<file path="design/flow/config.mk">
export PLATFORM = sky130hd
export DESIGN_NAME = fp2_sub_add_correction
export DESIGN_NICKNAME = fp2_sub_add_correction
export VERILOG_FILES = /design/flow/design.v
export SDC_FILE = /design/flow/constraint.sdc
export NUM_CORES = 4
export LEC_CHECK = 0
export ABC_AREA = 1
export CAP_MARGIN = 30
export CELL_PAD_IN_SITES_DETAIL_PLACEMENT = 1
export CORE_MARGIN = 2
export CORE_UTILIZATION = 41
export CTS_CLUSTER_SIZE = 74
export GPL_ROUTABILITY_DRIVEN = 0
export HOLD_SLACK_MARGIN = 0.15
export MIN_ROUTING_LAYER = met2
export PLACE_DENSITY = 0.85
export SLEW_MARGIN = 20
</file>
<file path="design/flow/constraint.sdc">
create_clock -name core_clock -period 5.93 [get_ports {clk}]
set_input_delay 1.1860 -clock core_clock [delete_from_list [all_inputs] [get_ports {clk}]]
set_output_delay 1.1860 -clock core_clock [all_outputs]
set_load 0.01 [all_outputs]
</file>
<file path="design/flow/design.v">
module single_port_mem
  #(
    parameter WIDTH = 8,
    parameter DEPTH = 64,
    parameter FILE = "",
    parameter INIT = 0
  )
  (
    input wire                     clock,
    input wire [WIDTH-1:0]         data,
    input wire [( 
  (DEPTH <= 2) ? 1 : 
  (DEPTH <= 4) ? 2 : 
  (DEPTH <= 8) ? 3 : 
  (DEPTH <= 16) ? 4 : 
  (DEPTH <= 32) ? 5 : 
  (DEPTH <= 64) ? 6 : 
  (DEPTH <= 128) ? 7 : 
  (DEPTH <= 256) ? 8 : 
  (DEPTH <= 512) ? 9 : 
  (DEPTH <= 1024) ? 10 : 
  (DEPTH <= 2048) ? 11 : 
  (DEPTH <= 4096) ? 12 : 
  (DEPTH <= 8192) ? 13 : 
  (DEPTH <= 16384) ? 14 : 
  (DEPTH <= 32768) ? 15 : 
  (DEPTH <= 65536) ? 16 : 
  (DEPTH <= 131072) ? 17 : 
  (DEPTH <= 262144) ? 18 : 
  (DEPTH <= 524288) ? 19 : 
  (DEPTH <= 1048576) ? 20 : 
  (DEPTH <= 2097152) ? 21 : 
  (DEPTH <= 4194304) ? 22 : 
  (DEPTH <= 8388608) ? 23 : 
  (DEPTH <= 16777216) ? 24 : 
  (DEPTH <= 33554432) ? 25 : 
  (DEPTH <= 67108864) ? 26 : 
  (DEPTH <= 134217728) ? 27 : 
  (DEPTH <= 268435456) ? 28 : 
  (DEPTH <= 536870912) ? 29 : 
  (DEPTH <= 1073741824) ? 30 : 
  -1)-1:0] address,
    input wire                     wr_en,
    output reg [WIDTH-1:0]         q
  );
  reg [WIDTH-1:0] mem [DEPTH-1:0] ;
  always @(posedge clock)
    begin
      if (wr_en)
        begin
          mem[address] <= data;
          q <= data;
        end
      q <= mem[address];
    end
endmodule
module delay
#(
  parameter WIDTH = 1,
  parameter DELAY = 1
)
(
  input  wire clk,
  input  wire rst,
  input  wire [WIDTH-1:0] din,
  output wire [WIDTH-1:0] dout
);
reg [WIDTH-1:0] level_buf [1:DELAY+1];
wire [WIDTH-1:0] level [0:DELAY];
assign level[0] = din;
genvar i;
generate
  for (i=0; i < DELAY; i=i+1)
    begin : gen_delay
      always @(posedge clk)
      begin
        if (rst) begin
          level_buf[i+1] <= {WIDTH{1'b0}};
        end
        else begin
          level_buf[i+1] <= level[i];
        end
      end
      assign level[i+1] = level_buf[i+1];
    end
endgenerate
assign dout = level[DELAY];
endmodule
module unit_adder 
#(
  parameter RADIX = 32
  )
(
  input wire carry_in,  
  input wire [RADIX-1:0] din_a,
  input wire [RADIX-1:0] din_b,
  output wire [RADIX-1:0] dout,
  output wire carry_out  
	);
wire [RADIX:0] dout_full;
assign dout_full = din_a + din_b + carry_in;
assign dout = dout_full[RADIX-1:0];
assign carry_out = dout_full[RADIX];
endmodule
module fp_adder 
  #(
  parameter RADIX = 32,
  parameter DIGITS = 14
  )
(
  input wire start,  
  input wire rst,
  input wire clk,
  input wire digit_in_valid,  
  input wire carry_in,
  input wire [RADIX-1:0] digit_a,
  input wire [RADIX-1:0] digit_b,
  output reg digit_out_valid,
  output reg [RADIX-1:0] digit_res,
  output reg done,   
  output reg carry_out
	);
reg running;
reg [( 
  (DIGITS <= 2) ? 1 : 
  (DIGITS <= 4) ? 2 : 
  (DIGITS <= 8) ? 3 : 
  (DIGITS <= 16) ? 4 : 
  (DIGITS <= 32) ? 5 : 
  (DIGITS <= 64) ? 6 : 
  (DIGITS <= 128) ? 7 : 
  (DIGITS <= 256) ? 8 : 
  (DIGITS <= 512) ? 9 : 
  (DIGITS <= 1024) ? 10 : 
  (DIGITS <= 2048) ? 11 : 
  (DIGITS <= 4096) ? 12 : 
  (DIGITS <= 8192) ? 13 : 
  (DIGITS <= 16384) ? 14 : 
  (DIGITS <= 32768) ? 15 : 
  (DIGITS <= 65536) ? 16 : 
  (DIGITS <= 131072) ? 17 : 
  (DIGITS <= 262144) ? 18 : 
  (DIGITS <= 524288) ? 19 : 
  (DIGITS <= 1048576) ? 20 : 
  (DIGITS <= 2097152) ? 21 : 
  (DIGITS <= 4194304) ? 22 : 
  (DIGITS <= 8388608) ? 23 : 
  (DIGITS <= 16777216) ? 24 : 
  (DIGITS <= 33554432) ? 25 : 
  (DIGITS <= 67108864) ? 26 : 
  (DIGITS <= 134217728) ? 27 : 
  (DIGITS <= 268435456) ? 28 : 
  (DIGITS <= 536870912) ? 29 : 
  (DIGITS <= 1073741824) ? 30 : 
  -1)-1:0] counter;
wire [RADIX-1:0] adder_din_a;
wire [RADIX-1:0] adder_din_b;
wire [RADIX-1:0] adder_dout;
reg adder_carry_in;
wire adder_carry_out;
assign adder_din_a = digit_in_valid ? digit_a : {RADIX{1'b0}};
assign adder_din_b = digit_in_valid ? digit_b : {RADIX{1'b0}}; 
always @(posedge clk) begin
  if (rst) begin
    running <= 1'b0;
    adder_carry_in <= 1'b0;
    counter <= {( 
  (DIGITS <= 2) ? 1 : 
  (DIGITS <= 4) ? 2 : 
  (DIGITS <= 8) ? 3 : 
  (DIGITS <= 16) ? 4 : 
  (DIGITS <= 32) ? 5 : 
  (DIGITS <= 64) ? 6 : 
  (DIGITS <= 128) ? 7 : 
  (DIGITS <= 256) ? 8 : 
  (DIGITS <= 512) ? 9 : 
  (DIGITS <= 1024) ? 10 : 
  (DIGITS <= 2048) ? 11 : 
  (DIGITS <= 4096) ? 12 : 
  (DIGITS <= 8192) ? 13 : 
  (DIGITS <= 16384) ? 14 : 
  (DIGITS <= 32768) ? 15 : 
  (DIGITS <= 65536) ? 16 : 
  (DIGITS <= 131072) ? 17 : 
  (DIGITS <= 262144) ? 18 : 
  (DIGITS <= 524288) ? 19 : 
  (DIGITS <= 1048576) ? 20 : 
  (DIGITS <= 2097152) ? 21 : 
  (DIGITS <= 4194304) ? 22 : 
  (DIGITS <= 8388608) ? 23 : 
  (DIGITS <= 16777216) ? 24 : 
  (DIGITS <= 33554432) ? 25 : 
  (DIGITS <= 67108864) ? 26 : 
  (DIGITS <= 134217728) ? 27 : 
  (DIGITS <= 268435456) ? 28 : 
  (DIGITS <= 536870912) ? 29 : 
  (DIGITS <= 1073741824) ? 30 : 
  -1){1'b0}};
    digit_out_valid <= 1'b0;
    done <= 1'b0;
    carry_out <= 1'b0;
    digit_res <= {DIGITS{1'b0}};
  end 
  else begin
    running <= done ? 1'b0 :
               start ? 1'b1 :
               running;
    adder_carry_in <= start ? carry_in :
                      digit_in_valid ?  adder_carry_out :
                      adder_carry_in;
    counter <= done ? {( 
  (DIGITS <= 2) ? 1 : 
  (DIGITS <= 4) ? 2 : 
  (DIGITS <= 8) ? 3 : 
  (DIGITS <= 16) ? 4 : 
  (DIGITS <= 32) ? 5 : 
  (DIGITS <= 64) ? 6 : 
  (DIGITS <= 128) ? 7 : 
  (DIGITS <= 256) ? 8 : 
  (DIGITS <= 512) ? 9 : 
  (DIGITS <= 1024) ? 10 : 
  (DIGITS <= 2048) ? 11 : 
  (DIGITS <= 4096) ? 12 : 
  (DIGITS <= 8192) ? 13 : 
  (DIGITS <= 16384) ? 14 : 
  (DIGITS <= 32768) ? 15 : 
  (DIGITS <= 65536) ? 16 : 
  (DIGITS <= 131072) ? 17 : 
  (DIGITS <= 262144) ? 18 : 
  (DIGITS <= 524288) ? 19 : 
  (DIGITS <= 1048576) ? 20 : 
  (DIGITS <= 2097152) ? 21 : 
  (DIGITS <= 4194304) ? 22 : 
  (DIGITS <= 8388608) ? 23 : 
  (DIGITS <= 16777216) ? 24 : 
  (DIGITS <= 33554432) ? 25 : 
  (DIGITS <= 67108864) ? 26 : 
  (DIGITS <= 134217728) ? 27 : 
  (DIGITS <= 268435456) ? 28 : 
  (DIGITS <= 536870912) ? 29 : 
  (DIGITS <= 1073741824) ? 30 : 
  -1){1'b0}} :
               running & digit_in_valid ? counter + 1 :
               counter;
    digit_out_valid <= digit_in_valid;
    digit_res <= digit_in_valid ? adder_dout : digit_res;
    done <= digit_in_valid & (counter == (DIGITS-1));
    carry_out <= digit_in_valid & (counter == (DIGITS-1)) ? adder_carry_out : carry_out;
  end
end
unit_adder #(.RADIX(RADIX)) unit_adder_inst (
  .din_a(adder_din_a),
  .din_b(adder_din_b),
  .carry_in(adder_carry_in),
  .carry_out(adder_carry_out),
  .dout(adder_dout)
  );
endmodule
module serial_comparator 
#(
  parameter RADIX = 32,
  parameter DIGITS = 14
  )
(
  input wire start,
  input wire rst,
  input wire clk,
  input wire digit_valid,
  input wire [RADIX-1:0] digit_a, 
  input wire [RADIX-1:0] digit_b, 
  output reg a_bigger_than_b,
  output reg done
);
reg comp_array [DIGITS-1:0];
reg [( 
  (DIGITS <= 2) ? 1 : 
  (DIGITS <= 4) ? 2 : 
  (DIGITS <= 8) ? 3 : 
  (DIGITS <= 16) ? 4 : 
  (DIGITS <= 32) ? 5 : 
  (DIGITS <= 64) ? 6 : 
  (DIGITS <= 128) ? 7 : 
  (DIGITS <= 256) ? 8 : 
  (DIGITS <= 512) ? 9 : 
  (DIGITS <= 1024) ? 10 : 
  (DIGITS <= 2048) ? 11 : 
  (DIGITS <= 4096) ? 12 : 
  (DIGITS <= 8192) ? 13 : 
  (DIGITS <= 16384) ? 14 : 
  (DIGITS <= 32768) ? 15 : 
  (DIGITS <= 65536) ? 16 : 
  (DIGITS <= 131072) ? 17 : 
  (DIGITS <= 262144) ? 18 : 
  (DIGITS <= 524288) ? 19 : 
  (DIGITS <= 1048576) ? 20 : 
  (DIGITS <= 2097152) ? 21 : 
  (DIGITS <= 4194304) ? 22 : 
  (DIGITS <= 8388608) ? 23 : 
  (DIGITS <= 16777216) ? 24 : 
  (DIGITS <= 33554432) ? 25 : 
  (DIGITS <= 67108864) ? 26 : 
  (DIGITS <= 134217728) ? 27 : 
  (DIGITS <= 268435456) ? 28 : 
  (DIGITS <= 536870912) ? 29 : 
  (DIGITS <= 1073741824) ? 30 : 
  -1)-1:0] counter;
reg running;
reg done_buf;
wire digit_a_bigger_than_b;
wire digit_a_equal_to_b;
assign digit_a_bigger_than_b = digit_valid & (digit_a > digit_b);
assign digit_a_equal_to_b = digit_valid & (digit_a == digit_b); 
always @(posedge clk) begin
  if (rst) begin
    comp_array[0] <= 1'b0;
    comp_array[1] <= 1'b0;
    comp_array[2] <= 1'b0;
    comp_array[3] <= 1'b0;
    comp_array[4] <= 1'b0;
    comp_array[5] <= 1'b0;
    comp_array[6] <= 1'b0;
    comp_array[7] <= 1'b0;
    comp_array[8] <= 1'b0;
    comp_array[9] <= 1'b0;
    comp_array[10] <= 1'b0;
    comp_array[11] <= 1'b0;
    comp_array[12] <= 1'b0;
    comp_array[13] <= 1'b0;
  end
  else begin
    comp_array[0] <= digit_valid & (counter == 0) ? digit_a_bigger_than_b :
                     digit_valid ? comp_array[0] & digit_a_equal_to_b :
                     comp_array[0];
    comp_array[1] <= digit_valid & (counter == 1) ? digit_a_bigger_than_b :
                     digit_valid ? comp_array[1] & digit_a_equal_to_b :
                     comp_array[1];
    comp_array[2] <= digit_valid & (counter == 2) ? digit_a_bigger_than_b :
                     digit_valid ? comp_array[2] & digit_a_equal_to_b :
                     comp_array[2];
    comp_array[3] <= digit_valid & (counter == 3) ? digit_a_bigger_than_b :
                     digit_valid ? comp_array[3] & digit_a_equal_to_b :
                     comp_array[3];
    comp_array[4] <= digit_valid & (counter == 4) ? digit_a_bigger_than_b :
                     digit_valid ? comp_array[4] & digit_a_equal_to_b :
                     comp_array[4];
    comp_array[5] <= digit_valid & (counter == 5) ? digit_a_bigger_than_b :
                     digit_valid ? comp_array[5] & digit_a_equal_to_b :
                     comp_array[5];
    comp_array[6] <= digit_valid & (counter == 6) ? digit_a_bigger_than_b :
                     digit_valid ? comp_array[6] & digit_a_equal_to_b :
                     comp_array[6];
    comp_array[7] <= digit_valid & (counter == 7) ? digit_a_bigger_than_b :
                     digit_valid ? comp_array[7] & digit_a_equal_to_b :
                     comp_array[7];
    comp_array[8] <= digit_valid & (counter == 8) ? digit_a_bigger_than_b :
                     digit_valid ? comp_array[8] & digit_a_equal_to_b :
                     comp_array[8];
    comp_array[9] <= digit_valid & (counter == 9) ? digit_a_bigger_than_b :
                     digit_valid ? comp_array[9] & digit_a_equal_to_b :
                     comp_array[9];
    comp_array[10] <= digit_valid & (counter == 10) ? digit_a_bigger_than_b :
                     digit_valid ? comp_array[10] & digit_a_equal_to_b :
                     comp_array[10];
    comp_array[11] <= digit_valid & (counter == 11) ? digit_a_bigger_than_b :
                     digit_valid ? comp_array[11] & digit_a_equal_to_b :
                     comp_array[11];
    comp_array[12] <= digit_valid & (counter == 12) ? digit_a_bigger_than_b :
                     digit_valid ? comp_array[12] & digit_a_equal_to_b :
                     comp_array[12];
    comp_array[13] <= digit_valid & (counter == 13) ? digit_a_bigger_than_b : comp_array[13];
  end
end
always @(posedge clk) begin
  if (rst) begin
    running <= 1'b0;
    done_buf <= 1'b0;
    done <= 1'b0;
    a_bigger_than_b <= 1'b0;
    counter <= {( 
  (DIGITS <= 2) ? 1 : 
  (DIGITS <= 4) ? 2 : 
  (DIGITS <= 8) ? 3 : 
  (DIGITS <= 16) ? 4 : 
  (DIGITS <= 32) ? 5 : 
  (DIGITS <= 64) ? 6 : 
  (DIGITS <= 128) ? 7 : 
  (DIGITS <= 256) ? 8 : 
  (DIGITS <= 512) ? 9 : 
  (DIGITS <= 1024) ? 10 : 
  (DIGITS <= 2048) ? 11 : 
  (DIGITS <= 4096) ? 12 : 
  (DIGITS <= 8192) ? 13 : 
  (DIGITS <= 16384) ? 14 : 
  (DIGITS <= 32768) ? 15 : 
  (DIGITS <= 65536) ? 16 : 
  (DIGITS <= 131072) ? 17 : 
  (DIGITS <= 262144) ? 18 : 
  (DIGITS <= 524288) ? 19 : 
  (DIGITS <= 1048576) ? 20 : 
  (DIGITS <= 2097152) ? 21 : 
  (DIGITS <= 4194304) ? 22 : 
  (DIGITS <= 8388608) ? 23 : 
  (DIGITS <= 16777216) ? 24 : 
  (DIGITS <= 33554432) ? 25 : 
  (DIGITS <= 67108864) ? 26 : 
  (DIGITS <= 134217728) ? 27 : 
  (DIGITS <= 268435456) ? 28 : 
  (DIGITS <= 536870912) ? 29 : 
  (DIGITS <= 1073741824) ? 30 : 
  -1){1'b0}};
  end 
  else begin
    running <= done ? 1'b0 :
               start ? 1'b1 :
               running;
    counter <= done ? {( 
  (DIGITS <= 2) ? 1 : 
  (DIGITS <= 4) ? 2 : 
  (DIGITS <= 8) ? 3 : 
  (DIGITS <= 16) ? 4 : 
  (DIGITS <= 32) ? 5 : 
  (DIGITS <= 64) ? 6 : 
  (DIGITS <= 128) ? 7 : 
  (DIGITS <= 256) ? 8 : 
  (DIGITS <= 512) ? 9 : 
  (DIGITS <= 1024) ? 10 : 
  (DIGITS <= 2048) ? 11 : 
  (DIGITS <= 4096) ? 12 : 
  (DIGITS <= 8192) ? 13 : 
  (DIGITS <= 16384) ? 14 : 
  (DIGITS <= 32768) ? 15 : 
  (DIGITS <= 65536) ? 16 : 
  (DIGITS <= 131072) ? 17 : 
  (DIGITS <= 262144) ? 18 : 
  (DIGITS <= 524288) ? 19 : 
  (DIGITS <= 1048576) ? 20 : 
  (DIGITS <= 2097152) ? 21 : 
  (DIGITS <= 4194304) ? 22 : 
  (DIGITS <= 8388608) ? 23 : 
  (DIGITS <= 16777216) ? 24 : 
  (DIGITS <= 33554432) ? 25 : 
  (DIGITS <= 67108864) ? 26 : 
  (DIGITS <= 134217728) ? 27 : 
  (DIGITS <= 268435456) ? 28 : 
  (DIGITS <= 536870912) ? 29 : 
  (DIGITS <= 1073741824) ? 30 : 
  -1){1'b0}} :
               (start | running) & digit_valid ? counter + 1 :
               counter;
    done_buf <= digit_valid & (counter == (DIGITS-1)) ? 1'b1 : 1'b0;
    done <= done_buf;
    a_bigger_than_b <= comp_array[0] | comp_array[1] | comp_array[2] | comp_array[3] | comp_array[4] | comp_array[5] | comp_array[6] | comp_array[7] | comp_array[8] | comp_array[9] | comp_array[10] | comp_array[11] | comp_array[12] | comp_array[13];
  end
end
wire comp_array_0;
wire comp_array_1;
wire comp_array_2;
wire comp_array_3;
wire comp_array_4;
wire comp_array_5;
wire comp_array_6;
wire comp_array_7;
wire comp_array_8;
wire comp_array_9;
wire comp_array_10;
wire comp_array_11;
wire comp_array_12;
wire comp_array_13;
assign comp_array_0 = comp_array[0];
assign comp_array_1 = comp_array[1];
assign comp_array_2 = comp_array[2];
assign comp_array_3 = comp_array[3];
assign comp_array_4 = comp_array[4];
assign comp_array_5 = comp_array[5];
assign comp_array_6 = comp_array[6];
assign comp_array_7 = comp_array[7];
assign comp_array_8 = comp_array[8];
assign comp_array_9 = comp_array[9];
assign comp_array_10 = comp_array[10];
assign comp_array_11 = comp_array[11];
assign comp_array_12 = comp_array[12];
assign comp_array_13 = comp_array[13];
endmodule
module fp2_sub_add_correction
#(
  parameter RADIX = 32,
  parameter DIGITS = 14,
  parameter DIGITS_LOG = ( 
  (DIGITS <= 2) ? 1 : 
  (DIGITS <= 4) ? 2 : 
  (DIGITS <= 8) ? 3 : 
  (DIGITS <= 16) ? 4 : 
  (DIGITS <= 32) ? 5 : 
  (DIGITS <= 64) ? 6 : 
  (DIGITS <= 128) ? 7 : 
  (DIGITS <= 256) ? 8 : 
  (DIGITS <= 512) ? 9 : 
  (DIGITS <= 1024) ? 10 : 
  (DIGITS <= 2048) ? 11 : 
  (DIGITS <= 4096) ? 12 : 
  (DIGITS <= 8192) ? 13 : 
  (DIGITS <= 16384) ? 14 : 
  (DIGITS <= 32768) ? 15 : 
  (DIGITS <= 65536) ? 16 : 
  (DIGITS <= 131072) ? 17 : 
  (DIGITS <= 262144) ? 18 : 
  (DIGITS <= 524288) ? 19 : 
  (DIGITS <= 1048576) ? 20 : 
  (DIGITS <= 2097152) ? 21 : 
  (DIGITS <= 4194304) ? 22 : 
  (DIGITS <= 8388608) ? 23 : 
  (DIGITS <= 16777216) ? 24 : 
  (DIGITS <= 33554432) ? 25 : 
  (DIGITS <= 67108864) ? 26 : 
  (DIGITS <= 134217728) ? 27 : 
  (DIGITS <= 268435456) ? 28 : 
  (DIGITS <= 536870912) ? 29 : 
  (DIGITS <= 1073741824) ? 30 : 
  -1), 
  parameter FILE_CONST_PX2 = "px2.mem",
  parameter FILE_CONST_PX4 = "px4.mem"
)
(
  input wire start,
  input wire rst,
  input wire clk,
  input wire [2:0] cmd,  
  input wire extension_field_op,  
  output wire mem_a_0_rd_en,
  output wire [DIGITS_LOG-1:0] mem_a_0_rd_addr,
  input  wire [RADIX-1:0] mem_a_0_dout,
  output wire mem_a_1_rd_en,
  output wire [DIGITS_LOG-1:0] mem_a_1_rd_addr,
  input  wire [RADIX-1:0] mem_a_1_dout,
  output wire mem_b_0_rd_en,
  output wire [DIGITS_LOG-1:0] mem_b_0_rd_addr,
  input  wire [RADIX-1:0] mem_b_0_dout,
  output wire mem_b_1_rd_en,
  output wire [DIGITS_LOG-1:0] mem_b_1_rd_addr,
  input  wire [RADIX-1:0] mem_b_1_dout,
  output wire px2_mem_rd_en,
  output wire [DIGITS_LOG-1:0] px2_mem_rd_addr,
  input  wire [RADIX-1:0] px2_mem_dout,
  output wire px4_mem_rd_en,
  output wire [DIGITS_LOG-1:0] px4_mem_rd_addr,
  input  wire [RADIX-1:0] px4_mem_dout,
  input wire mem_c_0_rd_en,
  input wire [DIGITS_LOG-1:0] mem_c_0_rd_addr,
  output  wire [RADIX-1:0] mem_c_0_dout,
  input wire mem_c_1_rd_en,
  input wire [DIGITS_LOG-1:0] mem_c_1_rd_addr,
  output  wire [RADIX-1:0] mem_c_1_dout,
  output reg busy,
  output reg done
);
wire left_adder_start;
wire left_adder_digit_in_valid;
wire left_adder_carry_in;
wire [RADIX-1:0] left_adder_digit_a;
wire [RADIX-1:0] left_adder_digit_b;
wire left_adder_digit_out_valid;
wire [RADIX-1:0] left_adder_digit_res;
wire left_adder_done;
wire left_adder_carry_out;
wire right_adder_start;
wire right_adder_digit_in_valid;
wire right_adder_carry_in;
wire [RADIX-1:0] right_adder_digit_a;
wire [RADIX-1:0] right_adder_digit_b;
wire right_adder_digit_out_valid;
wire [RADIX-1:0] right_adder_digit_res;
wire right_adder_done;
wire right_adder_carry_out;
reg left_comparator_start;
reg left_comparator_digit_valid;
wire [RADIX-1:0] left_comparator_digit_a;
wire [RADIX-1:0] left_comparator_digit_b;
wire left_comparator_a_bigger_than_b;
wire left_comparator_done;
wire right_comparator_start;
wire right_comparator_digit_valid;
wire [RADIX-1:0] right_comparator_digit_a;
wire [RADIX-1:0] right_comparator_digit_b;
wire right_comparator_a_bigger_than_b;
wire right_comparator_done;
wire mem_c_0_add_0_wr_en;
wire [DIGITS_LOG-1:0] mem_c_0_add_0_wr_addr;
wire [DIGITS_LOG-1:0] mem_c_0_wr_addr;
wire [RADIX-1:0] mem_c_0_add_0_din;
wire mem_c_0_add_0_rd_en;
wire [DIGITS_LOG-1:0] mem_c_0_add_0_rd_addr;
wire [RADIX-1:0] mem_c_0_add_0_dout;
wire mem_c_0_add_1_wr_en;
wire [DIGITS_LOG-1:0] mem_c_0_add_1_wr_addr;
wire [RADIX-1:0] mem_c_0_add_1_din; 
wire [RADIX-1:0] mem_c_0_add_1_dout; 
wire mem_c_1_add_0_wr_en;
wire [DIGITS_LOG-1:0] mem_c_1_add_0_wr_addr;
wire [RADIX-1:0] mem_c_1_add_0_din;
wire mem_c_1_add_0_rd_en;
wire [DIGITS_LOG-1:0] mem_c_1_add_0_rd_addr;
wire [RADIX-1:0] mem_c_1_add_0_dout;
wire mem_c_1_add_1_wr_en;
wire [DIGITS_LOG-1:0] mem_c_1_add_1_wr_addr;
wire [RADIX-1:0] mem_c_1_add_1_din; 
wire [RADIX-1:0] mem_c_1_add_1_dout; 
reg [DIGITS_LOG-1:0] rd_counter;
reg [DIGITS_LOG-1:0] rd_counter_buf;
reg add_0_running_pre;
reg add_0_running;
reg left_fpadd_correction_needed;
reg left_fpsub_correction_needed;
reg right_fpadd_correction_needed;
reg right_fpsub_correction_needed;
reg add_1_running_pre;
reg add_1_running;
reg add_counter;
wire comparator_enabled;
wire adder_1_start;
wire init_carry_in;
assign mem_c_0_dout = (cmd == 3'd3) ? mem_c_0_add_0_dout : mem_c_0_add_1_dout;
assign mem_c_1_dout = (cmd == 3'd3) ? mem_c_1_add_0_dout : mem_c_1_add_1_dout;
assign init_carry_in = (start & ((cmd == 3'd2) || (cmd == 3'd4) || (cmd == 3'd5)));
assign left_adder_start = start | adder_1_start;
assign left_adder_carry_in =  init_carry_in || (adder_1_start & left_fpadd_correction_needed);
assign left_adder_digit_in_valid = add_0_running | add_1_running;
assign left_adder_digit_a = add_0_running ? mem_a_0_dout :
                            add_1_running ? mem_c_0_add_0_dout :
                            {RADIX{1'b0}}; 
assign left_adder_digit_b = add_0_running & ((cmd == 3'd1) || (cmd == 3'd3)) ? mem_b_0_dout :
                            add_0_running ? ~(mem_b_0_dout) :
                            add_1_running & (cmd == 3'd1) & left_fpadd_correction_needed ? ~(px2_mem_dout) :
                            add_1_running & (((cmd == 3'd2) & left_fpsub_correction_needed) || (cmd == 3'd4)) ? px2_mem_dout :
                            add_1_running & (cmd == 3'd5)? px4_mem_dout :
                            {RADIX{1'b0}};
assign right_adder_start = left_adder_start & extension_field_op;
assign right_adder_carry_in = init_carry_in || ((cmd == 3'd1) & right_fpadd_correction_needed);
assign right_adder_digit_in_valid = left_adder_digit_in_valid & extension_field_op;
assign right_adder_digit_a = add_0_running & extension_field_op ? mem_a_1_dout :
                             add_1_running & extension_field_op ? mem_c_1_add_0_dout :
                            {RADIX{1'b0}}; 
assign right_adder_digit_b = add_0_running & extension_field_op & ((cmd == 3'd1) || (cmd == 3'd3)) ? mem_b_1_dout :
                             add_0_running & extension_field_op ? ~(mem_b_1_dout) :
                             add_1_running & extension_field_op & (cmd == 3'd1) & right_fpadd_correction_needed ? ~(px2_mem_dout) :
                             add_1_running & extension_field_op & (((cmd == 3'd2) & right_fpsub_correction_needed) || (cmd == 3'd4)) ? px2_mem_dout :
                             add_1_running & extension_field_op & (cmd == 3'd5)? px4_mem_dout :
                             {RADIX{1'b0}};
assign mem_a_0_rd_en = add_0_running_pre;
assign mem_a_0_rd_addr = mem_a_0_rd_en ? rd_counter : {DIGITS_LOG{1'b0}};
assign mem_b_0_rd_en = mem_a_0_rd_en;
assign mem_b_0_rd_addr = mem_a_0_rd_addr;
assign mem_c_0_add_0_wr_en = left_adder_digit_out_valid & (add_counter == 1'b0);
assign mem_c_0_add_0_wr_addr = (add_counter == 1'b0) ? mem_c_0_wr_addr : {DIGITS_LOG{1'b0}};
assign mem_c_0_add_0_din = (add_counter == 1'b0) ? left_adder_digit_res : {RADIX{1'b0}};
assign mem_c_0_add_0_rd_en = add_1_running_pre;
assign mem_c_0_add_0_rd_addr = (add_counter == 1'b1) ? rd_counter : {DIGITS_LOG{1'b0}};
assign mem_c_0_add_1_wr_en = left_adder_digit_out_valid & (add_counter == 1'b1);
assign mem_c_0_add_1_wr_addr = (add_counter == 1'b1) ? mem_c_0_wr_addr : {DIGITS_LOG{1'b0}};
assign mem_c_0_add_1_din = (add_counter == 1'b1) ? left_adder_digit_res : {RADIX{1'b0}};
assign mem_a_1_rd_addr = mem_a_0_rd_addr;
assign mem_a_1_rd_en = mem_a_0_rd_en;
assign mem_b_1_rd_addr = mem_b_0_rd_addr;
assign mem_b_1_rd_en = mem_b_0_rd_en;
assign mem_c_1_add_0_wr_en = extension_field_op & mem_c_0_add_0_wr_en;
assign mem_c_1_add_0_wr_addr = extension_field_op ? mem_c_0_add_0_wr_addr : {DIGITS_LOG{1'b0}};
assign mem_c_1_add_0_din = (add_counter == 1'b0) & extension_field_op ? right_adder_digit_res : {RADIX{1'b0}};
assign mem_c_1_add_0_rd_en = extension_field_op & add_1_running_pre;
assign mem_c_1_add_0_rd_addr = extension_field_op ? mem_c_0_add_0_rd_addr : {DIGITS_LOG{1'b0}};
assign mem_c_1_add_1_wr_en = extension_field_op & mem_c_0_add_1_wr_en;
assign mem_c_1_add_1_wr_addr = extension_field_op ? mem_c_0_add_1_wr_addr : {DIGITS_LOG{1'b0}};
assign mem_c_1_add_1_din = extension_field_op & (add_counter == 1'b1) ? right_adder_digit_res : {RADIX{1'b0}};
assign comparator_enabled = (add_counter == 1'b0) & (cmd == 3'd1);
assign left_comparator_digit_a = comparator_enabled ? left_adder_digit_res : {RADIX{1'b0}};
assign left_comparator_digit_b = comparator_enabled ? px2_mem_dout : {RADIX{1'b0}};
assign right_comparator_start = left_comparator_start & extension_field_op;
assign right_comparator_digit_valid = left_comparator_digit_valid & extension_field_op;
assign right_comparator_digit_a = comparator_enabled & extension_field_op ? right_adder_digit_res : {RADIX{1'b0}};
assign right_comparator_digit_b = extension_field_op ? left_comparator_digit_b : {RADIX{1'b0}};
assign px2_mem_rd_en = (cmd == 3'd1) || (((cmd == 3'd2) || (cmd == 3'd4)) & add_1_running_pre);
assign px2_mem_rd_addr = (add_1_running_pre & px2_mem_rd_en) ? rd_counter : 
                         px2_mem_rd_en ? rd_counter_buf :
                         {DIGITS_LOG{1'b0}};
assign px4_mem_rd_en = (cmd == 3'd5) & add_1_running_pre;
assign px4_mem_rd_addr = px4_mem_rd_en ? rd_counter : {DIGITS_LOG{1'b0}}; 
always @(posedge clk) begin
  if (rst) begin
    add_0_running_pre <= 1'b0;
    add_0_running <= 1'b0;
    add_1_running_pre <= 1'b0;
    add_1_running <= 1'b0;
    busy <= 1'b0;
    done <= 1'b0;
    add_counter <= 1'b0;  
    rd_counter <= {DIGITS_LOG{1'b0}};
    rd_counter_buf <= {DIGITS_LOG{1'b0}};
    left_comparator_start <= 1'b0;
    left_comparator_digit_valid <= 1'b0; 
    left_fpadd_correction_needed <= 1'b0;
    right_fpadd_correction_needed <= 1'b0;
    left_fpsub_correction_needed <= 1'b0; 
    right_fpsub_correction_needed <= 1'b0;  
  end 
  else begin
    add_0_running_pre <= start ? 1'b1 :
                         (rd_counter == (DIGITS-1)) ? 1'b0 :
                         add_0_running_pre;
    add_0_running <= add_0_running_pre;
    add_1_running_pre <= adder_1_start ? 1'b1 :  
                         (rd_counter == (DIGITS-1)) ? 1'b0 :
                         add_1_running_pre;
    add_1_running <= add_1_running_pre;
    add_counter <= start | done ? 1'b0 :
                   left_adder_done ? 1'b1 :
                   add_counter;
    busy <= start ? 1'b1 :
            done ? 1'b0 :
            busy;
    rd_counter <= start | adder_1_start ? {DIGITS_LOG{1'b0}} :  
                  busy & (rd_counter < (DIGITS-1)) ? rd_counter + 1 :
                  rd_counter;
    rd_counter_buf <= rd_counter;
    left_comparator_start <= left_adder_start & (add_counter == 1'b0) & (cmd == 3'd1);
    left_comparator_digit_valid <= (add_counter == 1'b0) & (cmd == 3'd1) ? left_adder_digit_in_valid : 1'b0; 
    left_fpadd_correction_needed <= start | done ? 1'b0 :
                                    (cmd == 3'd1) & left_comparator_a_bigger_than_b & left_comparator_done ? 1'b1 :
                                    left_fpadd_correction_needed;
    right_fpadd_correction_needed <= start | done ? 1'b0 :
                                    (cmd == 3'd1) & right_comparator_a_bigger_than_b & right_comparator_done ? 1'b1 :
                                    right_fpadd_correction_needed;
    left_fpsub_correction_needed <= start | done ? 1'b0 :
                                    (mem_c_0_add_0_wr_en & (mem_c_0_add_0_wr_addr == (DIGITS-1))) ? mem_c_0_add_0_din[RADIX-1] :
                                    left_fpsub_correction_needed;
    right_fpsub_correction_needed <= start | done ? 1'b0 :
                                    (mem_c_1_add_0_wr_en & (mem_c_1_add_0_wr_addr == (DIGITS-1))) ? mem_c_1_add_0_din[RADIX-1] :
                                    right_fpsub_correction_needed;
    done <= (cmd == 3'd3) ? mem_c_0_add_0_wr_en & (mem_c_0_wr_addr == (DIGITS-1)) :
            (add_counter == 1'b1) & mem_c_0_add_1_wr_en & (mem_c_0_wr_addr == (DIGITS-1));
  end
end
fp_adder #(.RADIX(RADIX), .DIGITS(DIGITS)) fp_left_adder_inst (
  .start(left_adder_start),
  .rst(rst),
  .clk(clk),
  .digit_in_valid(left_adder_digit_in_valid),
  .carry_in(left_adder_carry_in),
  .digit_a(left_adder_digit_a),
  .digit_b(left_adder_digit_b),
  .digit_out_valid(left_adder_digit_out_valid),
  .digit_res(left_adder_digit_res),
  .done(left_adder_done),
  .carry_out(left_adder_carry_out)
  );
fp_adder #(.RADIX(RADIX), .DIGITS(DIGITS)) fp_right_adder_inst (
  .start(right_adder_start),
  .rst(rst),
  .clk(clk),
  .digit_in_valid(right_adder_digit_in_valid),
  .carry_in(right_adder_carry_in),
  .digit_a(right_adder_digit_a),
  .digit_b(right_adder_digit_b),
  .digit_out_valid(right_adder_digit_out_valid),
  .digit_res(right_adder_digit_res),
  .done(right_adder_done),
  .carry_out(right_adder_carry_out)
  );
serial_comparator #(.RADIX(RADIX), .DIGITS(DIGITS)) left_serial_comparator_inst (
  .start(left_comparator_start),
  .rst(rst),
  .clk(clk),
  .digit_valid(left_comparator_digit_valid), 
  .digit_a(left_comparator_digit_a),
  .digit_b(left_comparator_digit_b), 
  .a_bigger_than_b(left_comparator_a_bigger_than_b),
  .done(left_comparator_done)
  );
serial_comparator #(.RADIX(RADIX), .DIGITS(DIGITS)) right_serial_comparator_inst (
  .start(right_comparator_start),
  .rst(rst),
  .clk(clk),
  .digit_valid(right_comparator_digit_valid), 
  .digit_a(right_comparator_digit_a),
  .digit_b(right_comparator_digit_b), 
  .a_bigger_than_b(right_comparator_a_bigger_than_b),
  .done(right_comparator_done)
  );
single_port_mem #(.WIDTH(RADIX), .DEPTH(DIGITS)) single_port_mem_inst_c_0_add_0 (  
  .clock(clk),
  .data(mem_c_0_add_0_din),
  .address(mem_c_0_add_0_wr_en ? mem_c_0_add_0_wr_addr : (mem_c_0_add_0_rd_en ? mem_c_0_add_0_rd_addr : mem_c_0_rd_addr)),
  .wr_en(mem_c_0_add_0_wr_en),
  .q(mem_c_0_add_0_dout)
  );
single_port_mem #(.WIDTH(RADIX), .DEPTH(DIGITS)) single_port_mem_inst_c_0_add_1 (  
  .clock(clk),
  .data(mem_c_0_add_1_din),
  .address(mem_c_0_add_1_wr_en ? mem_c_0_add_1_wr_addr : mem_c_0_rd_addr),
  .wr_en(mem_c_0_add_1_wr_en),
  .q(mem_c_0_add_1_dout)
  );
single_port_mem #(.WIDTH(RADIX), .DEPTH(DIGITS)) single_port_mem_inst_c_1_add_0 (  
  .clock(clk),
  .data(mem_c_1_add_0_din),
  .address(mem_c_1_add_0_wr_en ? mem_c_1_add_0_wr_addr : (mem_c_1_add_0_rd_en ? mem_c_1_add_0_rd_addr : mem_c_1_rd_addr)),
  .wr_en(mem_c_1_add_0_wr_en),
  .q(mem_c_1_add_0_dout)
  );
single_port_mem #(.WIDTH(RADIX), .DEPTH(DIGITS)) single_port_mem_inst_c_1_add_1 (  
  .clock(clk),
  .data(mem_c_1_add_1_din),
  .address(mem_c_1_add_1_wr_en ? mem_c_1_add_1_wr_addr : mem_c_1_rd_addr),
  .wr_en(mem_c_1_add_1_wr_en),
  .q(mem_c_1_add_1_dout)
  );
delay #(.WIDTH(1), .DELAY(3)) delay_inst_adder_1_start (
  .clk(clk),
  .rst(rst),
  .din(left_adder_done & (add_counter == 1'b0) & (cmd != 3'd3)),
  .dout(adder_1_start)
  );
delay #(.WIDTH(DIGITS_LOG), .DELAY(1)) delay_inst_mem_c_0_wr_addr (
  .clk(clk),
  .rst(rst),
  .din(rd_counter_buf),
  .dout(mem_c_0_wr_addr)
  );
endmodule
</file>
<file path="design/flow/run.sh">
#!/bin/bash
# the make line also repeats each setting of config.mk as NAME=value (left out here)
make -C /OpenROAD-flow-scripts/flow DESIGN_CONFIG=/design/flow/config.mk WORK_HOME=/design/flow/orfs CLKGATE_MAP_FILE= finish
</file>
==> deck_impl_summary.md, run 1 <==
Key Metrics from the Run

Synthesis
  – EDFF count, synth: 1792
  – Area fraction in mux cells: 0%
  – Yosys cell types: between 40 and 50
  – Register share after synthesis: ~67%
  – Simple-Gate Area Share: around 17%
  – Synth area leader: edfxtp_1
  – Top cells by area: edfxtp_1 61%, nand2_1 9.7%, dfxtp_1 6.2%
  – Synth warnings: 9
  – Yosys reg bits: about 2100
  – Asr flop ratio synth: 0%
  – Top cells by count: 2290 x nand2_1, 1792 x edfxtp_1, 766 x nor2_1, 589 x inv_1, 430 x o21ai_0
  – Dominant Register Cell: edfxtp_1
  – Avg Cell Area, Syn: between 10 and 15 um2
  – Top logic family: simple AND/OR/NAND/NOR gates
  – Top area contributor share: between 60% and 70%
  – Most frequent cell after synthesis: nand2_1
  – Post-synthesis cell count: between 8000 and 9000
  – Synth Area in Compound Gates: a little under a tenth
  – Post-synthesis cell count from yosys: ~8300
  – Mapped Area: 88700 um2
  – Xor and xnor fraction of the mapped netlist area: less than 1%
  – Chip Area, Yosys: 88700 um2
  – Area share of fa/ha/maj cells after synthesis: under 10%
  – Nets at Floorplan: around 8700

Die
  – Die Span Y: 469 um
  – CORE AREA: between 200000 and 250000 um2
  – Init Core Util: between 40% and 50%
  – Number of I/O pins: between 300 and 400
  – Die area: between 200000 and 250000 um2
  – # rows: 170
  – Die X: ~470 um

Clocking
  – Sink Count: 2065
  – Post-cts sizing count: 0
  – Cts-stage hold buffer count: 0
  – Post-CTS Setup Bufs: 0
  – Root buffer cell: clkbuf_16
  – TritonCTS buffer count: ~180
  – CTS H-Tree Depth: 4
  – CTS Buffer Depth: 3

Outcome
  – Tool Error: [ERROR GRT-0116] Global routing finished with congestion. Check the congestion regions in the DRC Viewer.
  – Status: did not finish
  – Failing step: global routing

Place
  – DP Area: around 96000 um2
  – Dpl ws: -0.0191 ns
  – Number of buffers added on ports: roughly 300
  – Detailed Place HPWL: about 250000 um

Global route
  – All-Layer GR Usage: 64.6%
  – GRT overflow: a little under 3000
stage by stage:
| stage | TNS, ns | instances | hold WS, ns |
|---|---|---|---|
| 3_5_place_dp | -0.0367 | 11223 | 0.397 |
| 4_1_cts | 0 | 11571 | 0.412 |
| 2_1_floorplan | 0 | 8311 | 0.388 |
| 3_3_place_gp | 0 | 11223 | 0.392 |
routing by layer:
metal / GRT usage (%) / overflow
met1: - / -
met2: 66.3 / 672
met3: 68.6 / 1437
met4: 54.5 / 544
met5: 63.1 / 273
==> inputs of run 2 (changes only) <==
- ABC_AREA: 1 -> not set
- CAP_MARGIN: 30 -> 5
- CELL_PAD_IN_SITES_DETAIL_PLACEMENT: 1 -> not set
- CORE_UTILIZATION: 41 -> 71
- CTS_CLUSTER_DIAMETER: not set -> 96
- CTS_CLUSTER_SIZE: 74 -> not set
- GPL_ROUTABILITY_DRIVEN: 0 -> not set
- HOLD_SLACK_MARGIN: 0.15 -> not set
- MIN_ROUTING_LAYER: met2 -> not set
- PLACE_DENSITY: 0.85 -> not set
- clock period: 5.93 -> 3.54 ns (I/O delays scaled with it)
==> run 2 against run 1 <==
  * Now fails the layout checks on negative setup slack
  * Synthesized area shrank 2.0%
  * Synthesized cell count shrank 33%
  * Die area shrank 43%
==> deck_impl_summary.md, run 2 <==
Run Summary

Routing
  – # DRC: 0
  – Final ANT Viol Nets: 0
  – Wirelength per Cell: 38.8 um
  – Routed WL: between 300000 and 400000 um
  – Detailed-route via count: approximately 62000
  – DRT iter0 DRCs: roughly 12000
  – Pre-Repair DR Iteration Count: 9
  – Post-DR vias/cell: 7.58

Die
  – CORE AREA: 122000 um2 (-43%)
  – Init Core Util: 71.4% (+30 points)
  – Die Span Y: 354 um (-25%)
  – Die X: 354 um (-25%)
  – # rows: 128 (-25%)
  – Number of I/O pins: 305 (unchanged)
  – Die area: 125000 um2 (-43%)

Clocking
  – Clk latency late pin: slightly below 0.9 ns
  – CTS Buffer Depth: 3 (unchanged)
  – Cts-stage hold buffer count: 0 (unchanged)
  – TritonCTS buffer count: 193 (+4.9%)
  – Clk slew on worst S/H paths: 0.07 ns
  – Root buffer cell: clkbuf_16
  – TritonCTS clock tree: yes
  – Sink Count: 2065 (unchanged)
  – CTS H-Tree Depth: 4 (unchanged)

Power
  – Peak VDD IR: about 0.85 mV
  – P per Cell Area: roughly 500 nW/um2
  – Lkg Pwr: ~35 nW
  – Pint: between 30 and 40 mW
  – Largest Pwr Group: registers
  – Tot Pwr: between 50 and 60 mW
  – P_clk: 21.8 mW
  – Combinational share of power: under 10%
  – P_comb: about 3.4 mW
  – Sequential Power: 26.6 mW
  – Clk pwr share: around 42%
  – Sw frac: a little under a quarter
  – Switching pwr: roughly 12 mW
  – Sequential share of power: 51.3%

Worst setup path
  – WP depth: 16
  – CP bufs+invs: 2
  – Crit path DAT: approximately 4.5 ns
  – Req. time, crit path: between 4 and 5 ns
  – Slowest stage cell, crit path: a221oi_2
  – Max Fanout on Critical Path: 23
  – R2r setup slk: -0.27 ns
  – Crit start category: register
  – Critical-path cell list: and4b_1 > and2_4 > buf_4 > a221oi_2 > buf_4 > o22ai_1 > ha_1 > and4_1 > o211ai_1 > o211a_1 > o211ai_1 > nand2_1 > o21ai_2 > a221o_1 > nand2_1 > a2111oi_2
  – R2r startpoint: add_1_running$_SDFF_PP0_
  – Critical R2R Capture: fp_right_adder_inst.adder_carry_in$_SDFFE_PP0P_
  – Setup crit end kind: register
  – Crit path kind: reg -> reg
  – Critical Path Source: add_1_running$_SDFF_PP0_
  – Reg2Reg Depth: 16
  – Crit path max-delay family: AND-OR/OR-AND gates
  – Worst setup endpoint: fp_right_adder_inst.adder_carry_in$_SDFFE_PP0P_
  – Max stage delay on crit path: 0.36 ns

Min path
  – Hold_sp: rst
  – Worst Hold Depth: 2
  – Worst hold path type: in -> reg
  – Hold Path End: fp_left_adder_inst.digit_res[18]$_SDFFE_PP0N_

Global route
  – Initial antenna violation count: about 60
  – Number of global-route vias before repair: between 50000 and 60000
  – GRT overflow: 0
  – All-Layer GR Usage: slightly above 50%
  – Largest net degree at the start of global routing: 129
  – Global-route wire length before repair: 440000 um

Synthesis
  – Yosys cell types: 79 (+65%)
  – Asr flop ratio synth: 0% (unchanged)
  – Yosys reg bits: 2065 (unchanged)
  – Top area contributor share: 62.0% (+1.3 points)
  – Simple-Gate Area Share: 7.19% (-10 points)
  – Avg Cell Area, Syn: 15.6 um2 (+47%)
  – Post-synthesis cell count from yosys: 5552 (-33%)
  – Dominant Register Cell: edfxtp_1
  – Top cells by area: edfxtp_1 62%, mux4_2 9.1%, dfxtp_1 6.3%
  – Synth area leader: edfxtp_1
  – Nets at Floorplan: 5904 (-32%)
  – Xor and xnor fraction of the mapped netlist area: 1.25% (+1.1 points)
  – Synth warnings: 9 (unchanged)
  – Mapped Area: 86800 um2 (-2.0%)
  – Top logic family: multiplexers
  – Synth Area in Compound Gates: 7.50% (-1.6 points)
  – Most frequent cell after synthesis: edfxtp_1
  – Post-synthesis cell count: 5552 (-33%)
  – Area share of fa/ha/maj cells after synthesis: 2.09% (+0.043 points)
  – Register share after synthesis: 68.3% (+1.4 points)
  – Area fraction in mux cells: 11.7% (+12 points)
  – Chip Area, Yosys: 86800 um2 (-2.0%)
  – Top cells by count: 1792 x edfxtp_1, 547 x nand2_1, 352 x mux4_2, 273 x dfxtp_1, 236 x clkbuf_1
  – EDFF count, synth: 1792 (unchanged)

STA
  – Pin slew with the least headroom to its limit: just over 1 ns
  – Setup violators final: between 40 and 50
  – Slew HR: a little under a third
  – FMAX: roughly 260 MHz
  – Tmin final: 3.81 ns
  – Period utilisation layout: 108%
  – Slew Limit Fails: 0
  – Final Hold Viols: 0
  – Clock Skew: between 0.08 and 0.09 ns
  – Post-route setup slack: -0.266 ns
  – RSZ-0062 raised after global routing: yes

Final layout
  – Layout area overhead: 20.2%
  – Final Cell Area: 104000 um2
  – Final nets: 6682

Place
  – DP Area: 96900 um2 (+1.4%)
  – Detailed Place HPWL: 179000 um (-29%)
  – Number of buffers added on ports: 302 (unchanged)
  – Routability cong.: 1.01
  – Dpl ws: -1.37 ns (-1.35 ns)

Job
  – Tool warning count: approximately 50
  – Max-cap violations: 0

Outcome
  – Layout Check Fails: negative setup slack
  – Status: complete, but fails checks
## run 2: layer usage
layer,GRT usage (%),part of all wire (%),vias to the layer above
li1,-,-,23347
met1,61.9,30,29732
met2,74.4,44,7122
met3,20.7,17,1743
met4,32.9,8.5,62
met5,1.51,0.20,-
## run 2: timing repair
item                                    4_1_cts  5_1_grt
gates cloned                                  1        0
pin swaps                                    47       57
endpoints found under the setup margin      139       77
resized                                      70       66
buffers inserted                             16       21
## run 2: metrics by stage
stage               hold slack [ns]  utilization (%)  cells  TNS [ns]
floorplan                     0.414                -   5552    -13.90
global placement              0.422             79.8   7729   -107.46
detailed placement            0.429             79.8   7729   -116.54
CTS                           0.247             85.4   8106     -1.44
global route                  0.271             85.8   8133     -5.35
finish                        0.282             85.9   8176     -2.90
## run 2: cell type report
class	count	area [um2]
fill	4882	17200
timing repair buffer	950	9170
inverter	29	109
multi-input combinational	3091	27200
sequential	2065	59300
tap	1625	2030
clock buffer	281	5480
clock inverter	82	1000
antenna	53	133
==> inputs of run 3 (changes only) <==
- CAP_MARGIN: 5 -> 20
- CORE_UTILIZATION: 71 -> 40
- CTS_CLUSTER_DIAMETER: 96 -> not set
- PLACE_DENSITY: not set -> 0.6
- clock period: 3.54 -> 5.0 ns (I/O delays scaled with it)
==> run 3 against run 2 <==
  * Critical path type is now in -> out
  * Register-to-register slack better by 0.86 ns
  * Sequential share of layout area up 0.84 points
  * Cell count up 12%
  * Utilization down 38 points
  * Power down 30%
  * Highest routed layer unchanged
  * Worst setup slack better by 0.48 ns
  * Routed wire length down 13%
  * Critical path depth down 7
  * Combinational power down 35%
  * The run now finishes clean
  * Synthesized cell count unchanged
==> deck_impl_summary.md, run 3 <==
Run Summary

Place
  – Placed cells: 8770 (+13%)
  – Number of buffers added on ports: 302 (unchanged)
  – Routability cong.: 1.01 (-0.30%)
  – Dpl ws: -0.447 ns (+0.925 ns)
  – Detailed Place HPWL: 182000 um (+1.9%)
  – DP Area: 96200 um2 (-0.76%)

STA
  – Setup violators final: 0 (-100%)
  – Worst hold slack: 0.430 ns (+0.148 ns)
  – Slew Limit Fails: 0 (unchanged)
  – Final Hold Viols: 0 (unchanged)
  – Clock Skew: 0.0390 ns (-0.0439 ns)
  – Period utilisation layout: 95.7% (-12 points)
  – Tmin final: around 4.8 ns
  – Fin Setup TNS: 0 ns (+2.90 ns)
  – FMAX: around 210 MHz
  – Slew HR: 27.0% (-4.6 points)
  – Post-route setup slack: 0.217 ns (+0.484 ns)
  – Pin slew with the least headroom to its limit: 1.07 ns (+0.0462 ns)
  – RSZ-0062 raised after global routing: no

Routing
  – Top Layer Used: met5
  – Wl on met1: 111000 um (+15%)
  – # DRC: 0 (unchanged)
  – Detailed-routed wire length on met3: 18500 um (-65%)
  – Post-DR vias/cell: 5.73 (-24%)
  – Detailed-route via count: 52570 (-15%)
  – Final ANT Viol Nets: 0 (unchanged)
  – Routed WL: 276000 um (-13%)
  – Met2 WL: 127000 um (-9.2%)
  – DRT iter0 DRCs: 5742 (-50%)
  – Wirelength per Cell: 30.1 um (-22%)
  – Pre-Repair DR Iteration Count: 5 (-4)

Power
  – P per Cell Area: 351 nW/um2 (-29%)
  – Sequential share of power: 52.2% (+0.9 points)
  – P_clk: 15.0 mW (-31%)
  – Peak VDD IR: 0.300 mV (-65%)
  – Combinational share of power: 6.2% (-0.4 points)
  – Switching pwr: 8.10 mW (-35%)
  – Sequential Power: 18.8 mW (-29%)
  – Clk pwr share: 41.7% (-0.4 points)
  – Sw frac: 22.4% (-1.5 points)
  – Pint: 28.0 mW (-29%)
  – Lkg Pwr: 33.0 nW (-5.6%)
  – P_comb: 2.22 mW (-35%)
  – Tot Pwr: 36.1 mW (-30%)
  – Largest Pwr Group: registers

Global route
  – Initial antenna violation count: 63 (+5.0%)
  – All-Layer GR Usage: 24.5% (-26 points)
  – Largest net degree at the start of global routing: 129 (unchanged)
  – Number of global-route vias before repair: 51036 (-14%)
  – GRT overflow: 0 (unchanged)
  – Global-route wire length before repair: 387000 um (-12%)

Die
  – Die area: 221000 um2 (+77%)
  – Number of I/O pins: 305 (unchanged)
  – CORE AREA: 217000 um2 (+78%)
  – # rows: 171 (+34%)
  – Die Span Y: 470 um (+33%)
  – Init Core Util: 40.1% (-31 points)
  – Die X: 470 um (+33%)

Synthesis
  – Simple-Gate Area Share: 7.19% (unchanged)
  – Yosys cell types: 79 (unchanged)
  – Synth Area in Compound Gates: 7.50% (unchanged)
  – Register share after synthesis: 68.3% (unchanged)
  – Area fraction in mux cells: 11.7% (unchanged)
  – EDFF count, synth: 1792 (unchanged)
  – Top area contributor share: 62.0% (unchanged)
  – Top logic family: multiplexers
  – Mapped Area: 86800 um2 (unchanged)
  – Most frequent cell after synthesis: edfxtp_1
  – Chip Area, Yosys: 86800 um2 (unchanged)
  – Area share of fa/ha/maj cells after synthesis: 2.09% (unchanged)
  – Synth area leader: edfxtp_1
  – Nets at Floorplan: 5904 (unchanged)
  – Yosys reg bits: 2065 (unchanged)
  – Top cells by count: 1792 x edfxtp_1, 547 x nand2_1, 352 x mux4_2, 273 x dfxtp_1, 236 x clkbuf_1
  – Post-synthesis cell count: 5552 (unchanged)
  – Asr flop ratio synth: 0% (unchanged)
  – Avg Cell Area, Syn: 15.6 um2 (unchanged)
  – Synth warnings: 9 (unchanged)
  – Dominant Register Cell: edfxtp_1
  – Top cells by area: edfxtp_1 62%, mux4_2 9.1%, dfxtp_1 6.3%
  – Xor and xnor fraction of the mapped netlist area: 1.25% (unchanged)
  – Post-synthesis cell count from yosys: 5552 (unchanged)

Worst setup path
  – R2r setup slk: 0.59 ns (+0.86 ns)
  – Crit start category: input port
  – Req. time, crit path: 4.00 ns (-0.27 ns)
  – Worst setup endpoint: px2_mem_rd_addr[2]
  – Slowest stage cell, crit path: clkdlybuf4s50_1
  – Crit path max-delay family: buffers and inverters
  – Setup crit end kind: primary output
  – Crit path DAT: 3.78 ns (-0.76 ns)
  – Critical-path cell list: clkdlybuf4s50_1 > nand2b_4 > buf_4 > buf_12 > a21boi_1 > a22oi_1 > o21ai_0 > buf_4 > clkdlybuf4s50_1
  – WP depth: 9 (-7)
  – Max stage delay on crit path: 0.54 ns (+0.18 ns)
  – Max Fanout on Critical Path: 40 (+74%)
  – Critical R2R Capture: fp_left_adder_inst.digit_res[26]$_SDFFE_PP0N_
  – Reg2Reg Depth: 15 (-1)
  – Crit path kind: in -> out
  – R2r startpoint: add_1_running$_SDFF_PP0_
  – CP bufs+invs: 5 (+3)
  – Critical Path Source: cmd[2]

Final layout
  – Sequential cell area: 59300 um2 (about the same)
  – Final nets: 6472 (-3.1%)
  – Fin cells: 9176 (+12%)
  – Final cell utilization of the core: 47.5% (-38 points)
  – Fillers: 18502 (+280%)
  – Layout area overhead: 18.4%
  – Logic area: 26500 um2 (-2.4%)
  – Final Cell Area: 103000 um2 (-1.5%)

Clocking
  – TritonCTS clock tree: yes
  – Clk slew on worst S/H paths: 0.06 ns (about the same)
  – CTS H-Tree Depth: 4 (unchanged)
  – Clk latency late pin: 0.87 ns (-0.02 ns)
  – Post-CTS Setup Bufs: 0 (-16)
  – TritonCTS buffer count: 202 (+4.7%)
  – CTS Buffer Depth: 3 (unchanged)
  – Sink Count: 2065 (unchanged)
  – Root buffer cell: clkbuf_16

Min path
  – Hold Path End: left_serial_comparator_inst.done$_SDFF_PP0_
  – Hold_sp: left_serial_comparator_inst.done_buf$_SDFF_PP0_
  – Worst hold path type: reg -> reg
  – Worst Hold Depth: 1 (-1)

Job
  – Max-cap violations: 0 (unchanged)
  – Tool warning count: 43 (-14%)

Outcome
  – Status: complete, no violations
==> run 3: routing by layer <==
layer  GRT usage [%]  vias to the layer above
met5               0                        -
met4            15.2                        2
met3            3.68                      491
met2            38.0                     2005
met1            32.6                    27192
li1                -                    22880
==> run 3: repair_timing <==
item	4_1_cts	5_1_grt
gates resized	0	1
hold buffers	0	0
endpoints found under the setup margin	0	2
==> run 3: area by class of cell <==
cell class | instances | share of cell area [%]
diodes | 24 | 0.0584
flip-flops and latches | 2065 | 57.7
clock buffers | 275 | 5.47
repair buffers | 731 | 6.55
multi-input cells | 3091 | 25.8
inverters | 29 | 0.106
clock inverters | 107 | 0.923
well taps | 2854 | 3.47
==> inputs of run 4 (changes only) <==
- ABC_AREA: not set -> 0
- CAP_MARGIN: 20 -> 30
- CORE_UTILIZATION: 40 -> 65
- CTS_CLUSTER_SIZE: not set -> 25
- GPL_ROUTABILITY_DRIVEN: not set -> 1
- HOLD_SLACK_MARGIN: not set -> 0.15
- PLACE_DENSITY: 0.6 -> 0.68
- SETUP_SLACK_MARGIN: not set -> 0.94
- clock period: 5.0 -> 3.19 ns (I/O delays scaled with it)
==> run 4 against run 3 <==
  * The layout now fails its checks (negative setup slack)
  * Sequential power up 56%
  * Routed wire length up 9.1%
  * Global-route usage up 19 points
  * Synthesized cell count unchanged
  * Clock skew up 0.026 ns
  * Sequential share of layout area down 3.0 points
  * Worst setup slack worse by 0.88 ns
  * Sequential cell count unchanged
  * Clock-buffer cell count down 8
  * First-iteration DRC count up 62%
  * Power up 59%
  * Critical path type is now reg -> reg
  * Critical endpoint is now fp_left_adder_inst.digit_res[28]$_SDFFE_PP0N_
==> deck_impl_summary.md, run 4 <==
Run Summary

Outcome
  – Status: complete, but fails checks
  – Layout Check Fails: negative setup slack

Min path
  – Hold Path End: left_comparator_digit_valid$_SDFF_PP0_
  – Worst hold path type: in -> reg
  – Hold_sp: cmd[1]
  – Worst Hold Depth: 4 (+3)

Power
  – Sw frac: 23.3% (+0.82 points)
  – P_clk: 23.7 mW (+58%)
  – Switching pwr: 13.3 mW (+65%)
  – Combinational share of power: 7.3% (+1.1 points)
  – Sequential share of power: 51.3% (-0.9 points)
  – P per Cell Area: 529 nW/um2 (+51%)
  – Lkg Pwr: 36.9 nW (+12%)
  – Clk pwr share: 41.3% (-0.4 points)
  – Peak VDD IR: 0.829 mV (+180%)
  – P_comb: 4.19 mW (+89%)
  – Largest Pwr Group: registers
  – Pint: 44.0 mW (+57%)
  – Sequential Power: 29.4 mW (+56%)

Clocking
  – TritonCTS buffer count: 196 (-3.0%)
  – CTS H-Tree Depth: 4 (unchanged)
  – TritonCTS clock tree: yes
  – Clk latency late pin: 0.87 ns (about the same)
  – Clk slew on worst S/H paths: 0.07 ns (about the same)
  – Sink Count: 2065 (unchanged)
  – CTS Buffer Depth: 3 (unchanged)
  – Root buffer cell: clkbuf_16

Worst setup path
  – R2r startpoint: add_1_running$_SDFF_PP0_
  – Slowest stage cell, crit path: a211o_1
  – Worst setup endpoint: fp_left_adder_inst.digit_res[28]$_SDFFE_PP0N_
  – Crit start category: register
  – Setup crit end kind: register
  – Max stage delay on crit path: 0.38 ns (-0.16 ns)
  – Critical R2R Capture: fp_left_adder_inst.digit_res[28]$_SDFFE_PP0N_
  – Crit path DAT: 4.61 ns (+0.83 ns)
  – Crit path kind: reg -> reg
  – CP bufs+invs: 6 (+1)
  – Req. time, crit path: 3.95 ns (-0.05 ns)
  – R2r setup slk: -0.66 ns (-1.25 ns)
  – Critical Path Source: add_1_running$_SDFF_PP0_
  – WP depth: 19 (+10)
  – Critical-path cell list: and4b_2 > buf_12 > buf_6 > buf_6 > buf_12 > a221oi_4 > o21ai_1 > ha_1 > nand2_2 > o21bai_4 > a21boi_2 > o211ai_1 > a211o_1 > a22oi_2 > buf_6 > buf_12 > a31oi_4 > mux2_4 > nand3_2
  – Reg2Reg Depth: 19 (+4)
  – Crit path max-delay family: AND-OR/OR-AND gates
  – Max Fanout on Critical Path: 6 (-85%)

Synthesis
  – Asr flop ratio synth: 0% (unchanged)
  – Area share of fa/ha/maj cells after synthesis: 2.09% (unchanged)
  – Yosys reg bits: 2065 (unchanged)
  – Synth Area in Compound Gates: 7.50% (unchanged)
  – Post-synthesis cell count from yosys: 5552 (unchanged)
  – Top cells by count: 1792 x edfxtp_1, 547 x nand2_1, 352 x mux4_2, 273 x dfxtp_1, 236 x clkbuf_1
  – Area fraction in mux cells: 11.7% (unchanged)
  – Chip Area, Yosys: 86800 um2 (unchanged)
  – Top area contributor share: 62.0% (unchanged)
  – Most frequent cell after synthesis: edfxtp_1
  – Mapped Area: 86800 um2 (unchanged)
  – Register share after synthesis: 68.3% (unchanged)
  – Post-synthesis cell count: 5552 (unchanged)
  – Avg Cell Area, Syn: 15.6 um2 (unchanged)
  – Top logic family: multiplexers
  – Synth warnings: 9 (unchanged)
  – Xor and xnor fraction of the mapped netlist area: 1.25% (unchanged)
  – Top cells by area: edfxtp_1 62%, mux4_2 9.1%, dfxtp_1 6.3%
  – Nets at Floorplan: 5904 (unchanged)
  – Yosys cell types: 79 (unchanged)
  – Dominant Register Cell: edfxtp_1
  – Synth area leader: edfxtp_1
  – Simple-Gate Area Share: 7.19% (unchanged)
  – EDFF count, synth: 1792 (unchanged)

Final layout
  – Final nets: 6906 (+6.7%)
  – Fillers: 6517 (-65%)
  – Fin cells: 8531 (-7.0%)
  – Layout area overhead: 24.9%

Die
  – CORE AREA: 133000 um2 (-39%)
  – Number of I/O pins: 305 (unchanged)
  – Die Span Y: 370 um (-21%)
  – # rows: 134 (-22%)
  – Die X: 370 um (-21%)
  – Init Core Util: 65.3% (+25 points)
  – Die area: 137000 um2 (-38%)

Routing
  – DRT iter0 DRCs: 9289 (+62%)
  – Detailed-route via count: 59808 (+14%)
  – # DRC: 0 (unchanged)
  – Pre-Repair DR Iteration Count: 6 (+1)
  – Wirelength per Cell: 35.3 um (+17%)
  – Final ANT Viol Nets: 0 (unchanged)
  – Post-DR vias/cell: 7.01 (+22%)
  – Routed WL: 301000 um (+9.1%)

Place
  – Number of buffers added on ports: 302 (unchanged)
  – Detailed Place HPWL: 181000 um (-0.87%)
  – Routability cong.: 1.03 (+2.4%)
  – Placed cells: 8040 (-8.3%)

Job
  – Tool warning count: 43 (unchanged)
  – Max-cap violations: 0 (unchanged)

STA
  – RSZ-0062 raised after global routing: yes
  – Slew HR: 32.1% (+5.1 points)
  – Slew Limit Fails: 0 (unchanged)
  – Setup violators final: 51 (+51)
  – Worst hold slack: 0.251 ns (-0.179 ns)
  – Tmin final: a little under 4 ns
  – Final Hold Viols: 0 (unchanged)
  – Period utilisation layout: 121% (+25 points)
  – FMAX: about 260 MHz
  – Pin slew with the least headroom to its limit: 1.02 ns (-0.0549 ns)
  – Post-route setup slack: -0.661 ns (-0.878 ns)
  – Clock Skew: 0.0654 ns (+0.0264 ns)

Global route
  – All-Layer GR Usage: 43.0% (+19 points)
  – Largest net degree at the start of global routing: 74 (-43%)
  – Initial antenna violation count: 43 (-32%)
  – GRT overflow: 0 (unchanged)
  – Number of global-route vias before repair: 56920 (+12%)
  – Global-route wire length before repair: 412000 um (+6.7%)
==> run 4: cell type report <==
type	instances	area, um2	share of cell area (%)
Antenna cell	38	95.1	0.0877
Clock buffer	267	5430	5.01
Clock inverter	102	1080	0.997
Inverter	29	114	0.105
Multi-Input combinational cell	3091	28300	26.1
Sequential cell	2065	59300	54.7
Tap cell	1768	2210	2.04
Timing Repair Buffer	1171	11900	11.0
==> run 4: stage by stage <==
step                      worst slack, ns  utilization, %  total power [mW]  area, um2  setup TNS, ns
after CTS                          -0.519            80.3              56.9     107000         -14.64
after global routing               -0.752            81.5              58.4     108000         -27.26
after floorplan                    -0.815               -              31.6      87500         -36.86
after global placement              -1.61            74.5              33.7      99000        -175.20
after detailed placement            -1.67            74.5              33.7      99000        -183.16
final                              -0.661            81.6              57.3     108000         -19.22
==> run 4: routing by layer <==
metal	routed length, um	global-route usage (%)
met5	219	0
met4	19000	21.4
met3	40300	12.3
met2	139000	66.1
met1	102000	56.9
==> run 4: repair_timing <==
item                                    in CTS  in global routing
hold buffers                                 0                  0
buffers inserted                            43                 37
pin swaps                                  108                138
endpoints found under the setup margin    2993               1647
gates resized                              383                369
cloned                                       1                  3
No activity file was given, so power comes from the tool's default toggle rates.
